Design cpu_8bit, start of the top module:
module cpu_8bit (
    input wire clk,
    input wire reset,
    input wire [7:0] data_in,
    output wire [7:0] data_out,
    output wire [7:0] address,
    output wire mem_write
);
==> flow/config.mk <==
export PLATFORM = sky130hd
export DESIGN_NAME = cpu_8bit
export DESIGN_NICKNAME = cpu_8bit
export VERILOG_FILES = /design/flow/design.v
export SDC_FILE = /design/flow/constraint.sdc
export NUM_CORES = 4
export LEC_CHECK = 0
export ABC_AREA = 1
export CAP_MARGIN = 0
export CORE_MARGIN = 2
export CORE_UTILIZATION = 71
export CTS_CLUSTER_DIAMETER = 244
export CTS_CLUSTER_SIZE = 32
export SETUP_SLACK_MARGIN = -0.17
export SLEW_MARGIN = 20
==> flow/constraint.sdc <==
create_clock -name core_clock -period 2.02 [get_ports {clk}]
set_input_delay 0.4040 -clock core_clock [delete_from_list [all_inputs] [get_ports {clk}]]
set_output_delay 0.4040 -clock core_clock [all_outputs]
set_load 0.01 [all_outputs]
run.sh (not shown) runs the stock make flow with config.mk's settings and CLKGATE_MAP_FILE=.
The baseline failed in global routing (5_1_grt).
Then changed:
CORE_UTILIZATION = 72   (was 71)
CTS_CLUSTER_DIAMETER = unset   (was 244)
CTS_CLUSTER_SIZE = unset   (was 32)
PLACE_DENSITY = 0.8   (was unset)
SETUP_SLACK_MARGIN = unset   (was -0.17)
clock period = 2.71 ns   (was 2.02 ns; I/O delays follow)
The new run ran to the end with violations: negative setup slack; synthesized area is unchanged; die area shrinks by 1.3%; synthesized cell count is unchanged.
Then changed:
ABC_AREA = unset   (was 1)
CAP_MARGIN = 20   (was 0)
CORE_UTILIZATION = 28   (was 72)
PLACE_DENSITY = unset   (was 0.8)
clock period = 5.85 ns   (was 2.71 ns; I/O delays follow)
After rerunning: This time the run finished clean. Clock skew drops by 0.0048 ns. Hold slack is about the same. Area after synthesis climbs by 3.1%. Die size climbs to 2.5 times its value. Sequential cell count is unchanged. Cell count drops by 7.4%. Wire length drops by 12%. Register-to-register slack is better by 2.4 ns. Design area drops by 0.34%.


cpu_8bit again, from the RTL that the note above started with.
clock: 2.49 ns
lec_check: 0
abc_area: 1
cap_margin: 20
core_aspect_ratio: 0.5
core_margin: 2
core_utilization: 56
cts_cluster_diameter: 331
cts_cluster_size: 16
gpl_timing_driven: 1
min_routing_layer: met1
place_density: 0.86
setup_slack_margin: -0.25
slew_margin: 20
tns_end_percent: 5
The first run produced a layout that fails on setup timing.
Next try:
Settings changed: CORE_ASPECT_RATIO 0.5 to default, CORE_UTILIZATION 56 to 68, CTS_CLUSTER_DIAMETER 331 to 129, PLACE_DENSITY 0.86 to default, SETUP_SLACK_MARGIN -0.25 to -0.18, TNS_END_PERCENT 5 to default.
Clock period 2.49 ns to 2.19 ns, I/O delays scaled along.
Result: The changed run finished but fails on setup timing. Worst setup slack got worse by 0.079 ns. Final area is higher by a few percent. Routed wire length is higher by well over a third. Global-route usage is higher by 19 points. Sequential share of layout area is lower by 1.3 points. Die size is lower by about a fifth. Non-clock buffer count is higher by 14. Clock skew is higher by 0.011 ns. First-iteration DRC count is higher to 4.6 times its value. Count of clock-buffer cells in the layout does not change. Sequential cell count stays the same.
Next try:
Settings changed: CAP_MARGIN 20 to 40, CTS_CLUSTER_DIAMETER 129 to 363, SETUP_SLACK_MARGIN -0.18 to -0.16.
Clock period 2.19 ns to 2.08 ns, I/O delays scaled along.
Outcome: The changed run completed and failed the layout checks on setup timing; synthesized area does not change; worst setup slack loses 0.13 ns; design area rises by 3.7%; clock-buffer cell count stays the same; die area stays the same; via count came out higher by 8.7%; cell count increases by 1.7%; core utilization went up by 3.4 points; worst hold slack improves by 0.0041 ns; sequential share of layout area falls by 0.99 points.
Next try:
Settings changed: CAP_MARGIN 40 to 20, CTS_CLUSTER_DIAMETER 363 to default, CTS_CLUSTER_SIZE 16 to 98, GPL_TIMING_DRIVEN 1 to default, MIN_ROUTING_LAYER met1 to default, SETUP_SLACK_MARGIN -0.16 to default.
Clock period 2.08 ns to 5.85 ns, I/O delays scaled along.
Outcome: The new run went through all stages and came out clean; power goes down by 73%; final area came out lower by 15%; wire length fell by 47%; count of clock-buffer cells in the layout went up by 1; die size does not change; utilization came out lower by 14 points; setup slack is better by 2.7 ns.
Next try:
Settings changed: ABC_AREA 1 to default, CORE_UTILIZATION 68 to 72, CTS_CLUSTER_SIZE 98 to default, PLACE_DENSITY from default to 0.65.
Clock period 5.85 ns to 3.33 ns, I/O delays scaled along.
- critical path depth went up by 5
- core utilization increases by 7.1 points
- sequential cell count is unchanged
- worst setup slack is worse by 1.9 ns
- cell area climbs by a few percent
- final cell count goes down by about a fifth
- routed wire length went up by roughly a tenth
- global-route usage went up by 5.8 points
- die area came out lower by a few percent
Next try:
Settings changed: CORE_UTILIZATION 72 to 40, PLACE_DENSITY 0.65 to default.
Clock period 3.33 ns to 4.0 ns, I/O delays scaled along.
Result:
- via count came out lower by 9.9%
- synthesized area is unchanged
- die size came out higher by 75%
- hold slack loses 0.0076 ns
- total power came out lower by 18%
- global-route usage came out lower by 18 points
- combinational power came out lower by 20%
- worst setup slack gains 0.36 ns
- core utilization came out lower by 40 points
- cell count came out higher by 11%
- wire length came out lower by 4.9%


== the baseline ==
Starting RTL as in the previous note.
Settings: LEC_CHECK=0, CAP_MARGIN=20, CORE_MARGIN=2, CORE_UTILIZATION=66, SLEW_MARGIN=20; clock period 3.33 ns.
The following lists how the candidate was set up differently from the baseline:
Settings: an added PLACE_DENSITY of 0.95; an added TNS_END_PERCENT of 5; a change of CORE_UTILIZATION from 66 to 72.
Notes after the runs:
- Side by side, count of clock-buffer cells in the layout turned out lower in the candidate than in the baseline.
- Looking at end of the critical path, the address[3] result is from the candidate; the dp.carry one comes from the baseline.
- There was hardly any difference in portion of total power attributed to combinational logic between the candidate and the baseline.
- Shortest clock period the worst path allows after layout: the candidate worse than the baseline
- Between the candidate and the baseline, global routing usage on met1 is higher for the candidate, the baseline comes in under that.
- Compared with the baseline, the candidate shows a met3 demand-to-capacity share in global routing that is 0.89 points higher.
- Going from the baseline to the candidate, number of global-route vias before repair grew by 30; clock group share of total power moved down.


cpu_8bit again, from the RTL that the note above started with.
==> flow/config.mk <==
export PLATFORM = sky130hd
export DESIGN_NAME = cpu_8bit
export DESIGN_NICKNAME = cpu_8bit
export VERILOG_FILES = /design/flow/design.v
export SDC_FILE = /design/flow/constraint.sdc
export NUM_CORES = 4
export LEC_CHECK = 0
export CAP_MARGIN = 20
export CORE_MARGIN = 2
export CORE_UTILIZATION = 60
export CTS_CLUSTER_DIAMETER = 216
export CTS_CLUSTER_SIZE = 100
export SLEW_MARGIN = 20
export TNS_END_PERCENT = 15
==> flow/constraint.sdc <==
create_clock -name core_clock -period 4.0 [get_ports {clk}]
set_input_delay 0.8000 -clock core_clock [delete_from_list [all_inputs] [get_ports {clk}]]
set_output_delay 0.8000 -clock core_clock [all_outputs]
set_load 0.01 [all_outputs]
The first run ran to the end with no violations.
Then changed:
Settings changed: CAP_MARGIN 20 to 30, CELL_PAD_IN_SITES_DETAIL_PLACEMENT from default to 1, CORE_ASPECT_RATIO from default to 1.62, CORE_UTILIZATION 60 to 68, CTS_CLUSTER_DIAMETER 216 to 104, CTS_CLUSTER_SIZE 100 to default, GPL_ROUTABILITY_DRIVEN from default to 0, GPL_TIMING_DRIVEN from default to 0, MAX_ROUTING_LAYER from default to met4, SETUP_SLACK_MARGIN from default to 1.11, SLEW_MARGIN 20 to 5, TNS_END_PERCENT 15 to 90.
After rerunning:
- This time the run died in detailed placement with DPL-0033
- area after synthesis is unchanged
- die area drops by 11%
- synthesized cell count stays the same
Then changed:
Settings changed: CORE_UTILIZATION 68 to 40, GPL_TIMING_DRIVEN 0 to default, TNS_END_PERCENT 90 to default.
=> Now the flow produced a clean layout; synthesized area does not change; die area increases by well over a third; synthesized cell count stays the same.
Then changed:
Settings changed: CELL_PAD_IN_SITES_DETAIL_PLACEMENT 1 to 2, CELL_PAD_IN_SITES_GLOBAL_PLACEMENT from default to 3, CORE_ASPECT_RATIO 1.62 to 0.97, CORE_MARGIN 2 to 10, CORE_UTILIZATION 40 to 68, CTS_CLUSTER_DIAMETER 104 to 256, GPL_ROUTABILITY_DRIVEN 0 to 1, GPL_TIMING_DRIVEN from default to 0, TNS_END_PERCENT from default to 100.
After rerunning: Now the flow failed in global placement without I/O (GPL-0301); synthesized area is unchanged; die area fell by 8.4%; synthesized cell count stays the same.


The RTL this note starts from:
==> flow/design.v <==
module control_unit (
    input wire clk,
    input wire reset,
    input wire [3:0] opcode,
    input wire zero_flag,
    input wire carry_flag,
    output reg pc_inc,
    output reg pc_load,
    output reg ir_load,
    output reg acc_load,
    output reg mar_load,
    output reg mdr_load,
    output reg addr_sel,
    output reg mem_write
);
    localparam [2:0] 
        FETCH     = 3'b000,
        DECODE    = 3'b001,
        EXECUTE   = 3'b010,
        MEM_READ  = 3'b011,
        MEM_WRITE = 3'b100;
    reg [2:0] current_state, next_state;
    always @(posedge clk or posedge reset) begin
        if (reset)
            current_state <= FETCH;
        else
            current_state <= next_state;
    end
    always @(*) begin
        next_state = current_state;  
        case (current_state)
            FETCH: next_state = DECODE;
            DECODE: next_state = EXECUTE;
            EXECUTE: begin
                case (opcode)
                    4'b0001, 4'b0010, 4'b0011: next_state = MEM_READ;  
                    4'b0100: next_state = MEM_READ;   
                    4'b0101: next_state = MEM_WRITE;  
                    4'b1001: next_state = FETCH;      
                    4'b1010: next_state = FETCH;      
                    4'b1011: next_state = FETCH;      
                    default: next_state = FETCH;
                endcase
            end
            MEM_READ: next_state = FETCH;
            MEM_WRITE: next_state = FETCH;
            default: next_state = FETCH;
        endcase
    end
always @(*) begin
    pc_inc = 1'b0;
    pc_load = 1'b0;
    ir_load = 1'b0;
    acc_load = 1'b0;
    mar_load = 1'b0;
    mdr_load = 1'b0;
    addr_sel = 1'b0;
    mem_write = 1'b0;
    case (current_state)
        FETCH: begin
            pc_inc = 1'b1;
            ir_load = 1'b1;
        end
        DECODE: begin
            mar_load = 1'b1;
        end
        EXECUTE: begin
            case (opcode)
                4'b0101: begin   
                    mdr_load = 1'b1;
                end
                4'b0110: begin   
                    acc_load = 1'b1;
                end
                4'b0111: begin   
                    acc_load = 1'b1;
                end
                4'b1000: begin   
                    acc_load = 1'b1;
                end
                4'b1001: begin   
                    pc_load = 1'b1;
                end
                4'b1010: begin   
                    pc_load = zero_flag;
                end
                4'b1011: begin   
                    pc_load = carry_flag;
                end
                default: begin   
                end
            endcase
        end
        MEM_READ: begin   
            addr_sel = 1'b1;
            acc_load = 1'b1;
        end
        MEM_WRITE: begin
            addr_sel = 1'b1;
            mem_write = 1'b1;
        end
    endcase
end
endmodule
module datapath (
    input wire clk,
    input wire reset,
    input wire [7:0] data_in,
    input wire pc_inc,
    input wire pc_load,
    input wire ir_load,
    input wire acc_load,
    input wire mar_load,
    input wire mdr_load,
    input wire addr_sel,
    output reg [7:0] instruction,
    output reg [3:0] opcode,
    output reg [3:0] operand,
    output reg [7:0] alu_result,
    output reg zero_flag,
    output reg carry_flag,
    output reg [7:0] data_out,
    output reg [7:0] address
);
    reg [7:0] pc;         
    reg [7:0] acc;        
    reg [7:0] mar;        
    reg [7:0] mdr;        
    reg       carry;      
    reg [8:0] alu_temp;   
    always @(posedge clk or posedge reset) begin
        if (reset)
            instruction <= 8'b0;
        else if (ir_load)
            instruction <= data_in;
    end
    always @(*) begin
        opcode = instruction[7:4];
        operand = instruction[3:0];
    end
    always @(posedge clk or posedge reset) begin
        if (reset)
            pc <= 8'b0;
        else if (pc_load)
            pc <= {4'b0, operand};   
        else if (pc_inc)
            pc <= pc + 1;            
    end
    always @(posedge clk or posedge reset) begin
        if (reset) begin
            acc <= 8'b0;
            carry <= 1'b0;
        end else if (acc_load) begin
            acc <= alu_result;
            carry <= alu_temp[8];
        end
    end
    always @(posedge clk or posedge reset) begin
        if (reset)
            mar <= 8'b0;
        else if (mar_load)
            mar <= {4'b0, operand};  
    end
    always @(posedge clk or posedge reset) begin
        if (reset)
            mdr <= 8'b0;
        else if (mdr_load)
            mdr <= acc;  
    end
    always @(*) begin
        alu_temp = 9'b0;
        case (opcode)
            4'b0001: alu_temp = {1'b0, acc} + {1'b0, data_in};  
            4'b0010: alu_temp = {1'b0, acc} - {1'b0, data_in};  
            4'b0011: alu_temp = acc & data_in;                  
            4'b0100: alu_temp = data_in;                        
            4'b0110: alu_temp = ~{1'b0, acc};                   
            4'b0111: alu_temp = {acc, 1'b0};                    
            4'b1000: alu_temp = {1'b0, acc[7:1]};               
            default: alu_temp = {1'b0, acc};
        endcase
        alu_result = alu_temp[7:0];
        carry_flag = carry;
        zero_flag = (acc == 8'b0);
    end
    always @(*) begin
        data_out = mdr;
        address = (addr_sel) ? mar : pc;
    end
endmodule
module cpu_8bit (
    input wire clk,
    input wire reset,
    input wire [7:0] data_in,
    output wire [7:0] data_out,
    output wire [7:0] address,
    output wire mem_write
);
    wire [7:0] instruction;
    wire [3:0] opcode;
    wire [3:0] operand;
    wire [7:0] alu_result;
    wire zero_flag;
    wire carry_flag;
    wire pc_inc;
    wire pc_load;
    wire ir_load;
    wire acc_load;
    wire mar_load;
    wire mdr_load;
    wire addr_sel;
    control_unit ctrl (
        .clk(clk),
        .reset(reset),
        .opcode(opcode),
        .zero_flag(zero_flag),
        .carry_flag(carry_flag),
        .pc_inc(pc_inc),
        .pc_load(pc_load),
        .ir_load(ir_load),
        .acc_load(acc_load),
        .mar_load(mar_load),
        .mdr_load(mdr_load),
        .addr_sel(addr_sel),
        .mem_write(mem_write)
    );
    datapath dp (
        .clk(clk),
        .reset(reset),
        .data_in(data_in),
        .pc_inc(pc_inc),
        .pc_load(pc_load),
        .ir_load(ir_load),
        .acc_load(acc_load),
        .mar_load(mar_load),
        .mdr_load(mdr_load),
        .addr_sel(addr_sel),
        .instruction(instruction),
        .opcode(opcode),
        .operand(operand),
        .alu_result(alu_result),
        .zero_flag(zero_flag),
        .carry_flag(carry_flag),
        .data_out(data_out),
        .address(address)
    );
endmodule
clock: 2.62 ns
lec_check: 0
abc_area: 1
cap_margin: 20
core_aspect_ratio: 1.35
core_margin: 2
core_utilization: 72
cts_cluster_diameter: 172
cts_cluster_size: 99
slew_margin: 20
The starting point produced a layout that fails on setup timing.
Next try:
Settings changed: ABC_AREA 1 to not set, CORE_ASPECT_RATIO 1.35 to not set, CTS_CLUSTER_DIAMETER 172 to not set, CTS_CLUSTER_SIZE 99 to not set, MAX_ROUTING_LAYER set to met4, PLACE_DENSITY set to 0.65.
Clock period 2.62 ns to 3.33 ns, I/O delays scaled along.
Result: With this change the flow completed with no timing, DRC or antenna violations; setup slack is better by 0.52 ns; wire length decreases by 30%; clock-buffer cell count rose by 1; hold slack stays flat; critical path depth fell by 4; power drops by 31%; sequential share of layout area is higher by 1.8 points; synthesized area goes up by 3.1%; cell count shrinks by 23%; register-to-register slack is better by 0.50 ns; core utilization decreases by 5.6 points.
Next try:
Settings changed: GPL_ROUTABILITY_DRIVEN set to 0, MAX_ROUTING_LAYER met4 to not set, PLACE_DENSITY 0.65 to not set, PLACE_DENSITY_LB_ADDON set to 0.0.
What happened: The changed run finished with timing, DRC and antenna clean; register-to-register slack gains 0.12 ns; cell count barely changes; first-iteration DRC count falls by 42%; maximum frequency rises by 2.8%; clock power is about the same; synthesized cell count does not change.
Next try:
Settings changed: CORE_UTILIZATION 72 to 68, GPL_ROUTABILITY_DRIVEN 0 to not set, PLACE_DENSITY_LB_ADDON 0.0 to not set.
Clock period 3.33 ns to 2.71 ns, I/O delays scaled along.
Setup slack loses 0.40 ns.
Combinational power rises by well over a third.
Sequential cell count is unchanged.
Routed wire length rises by a few percent.
Area after synthesis is unchanged.
Count of clock-buffer cells in the layout is unchanged.
Register-to-register slack loses 0.40 ns.
Worst hold slack gains 0.023 ns.
Design area rises by a few percent.
Power and IR drop assume default switching activity.
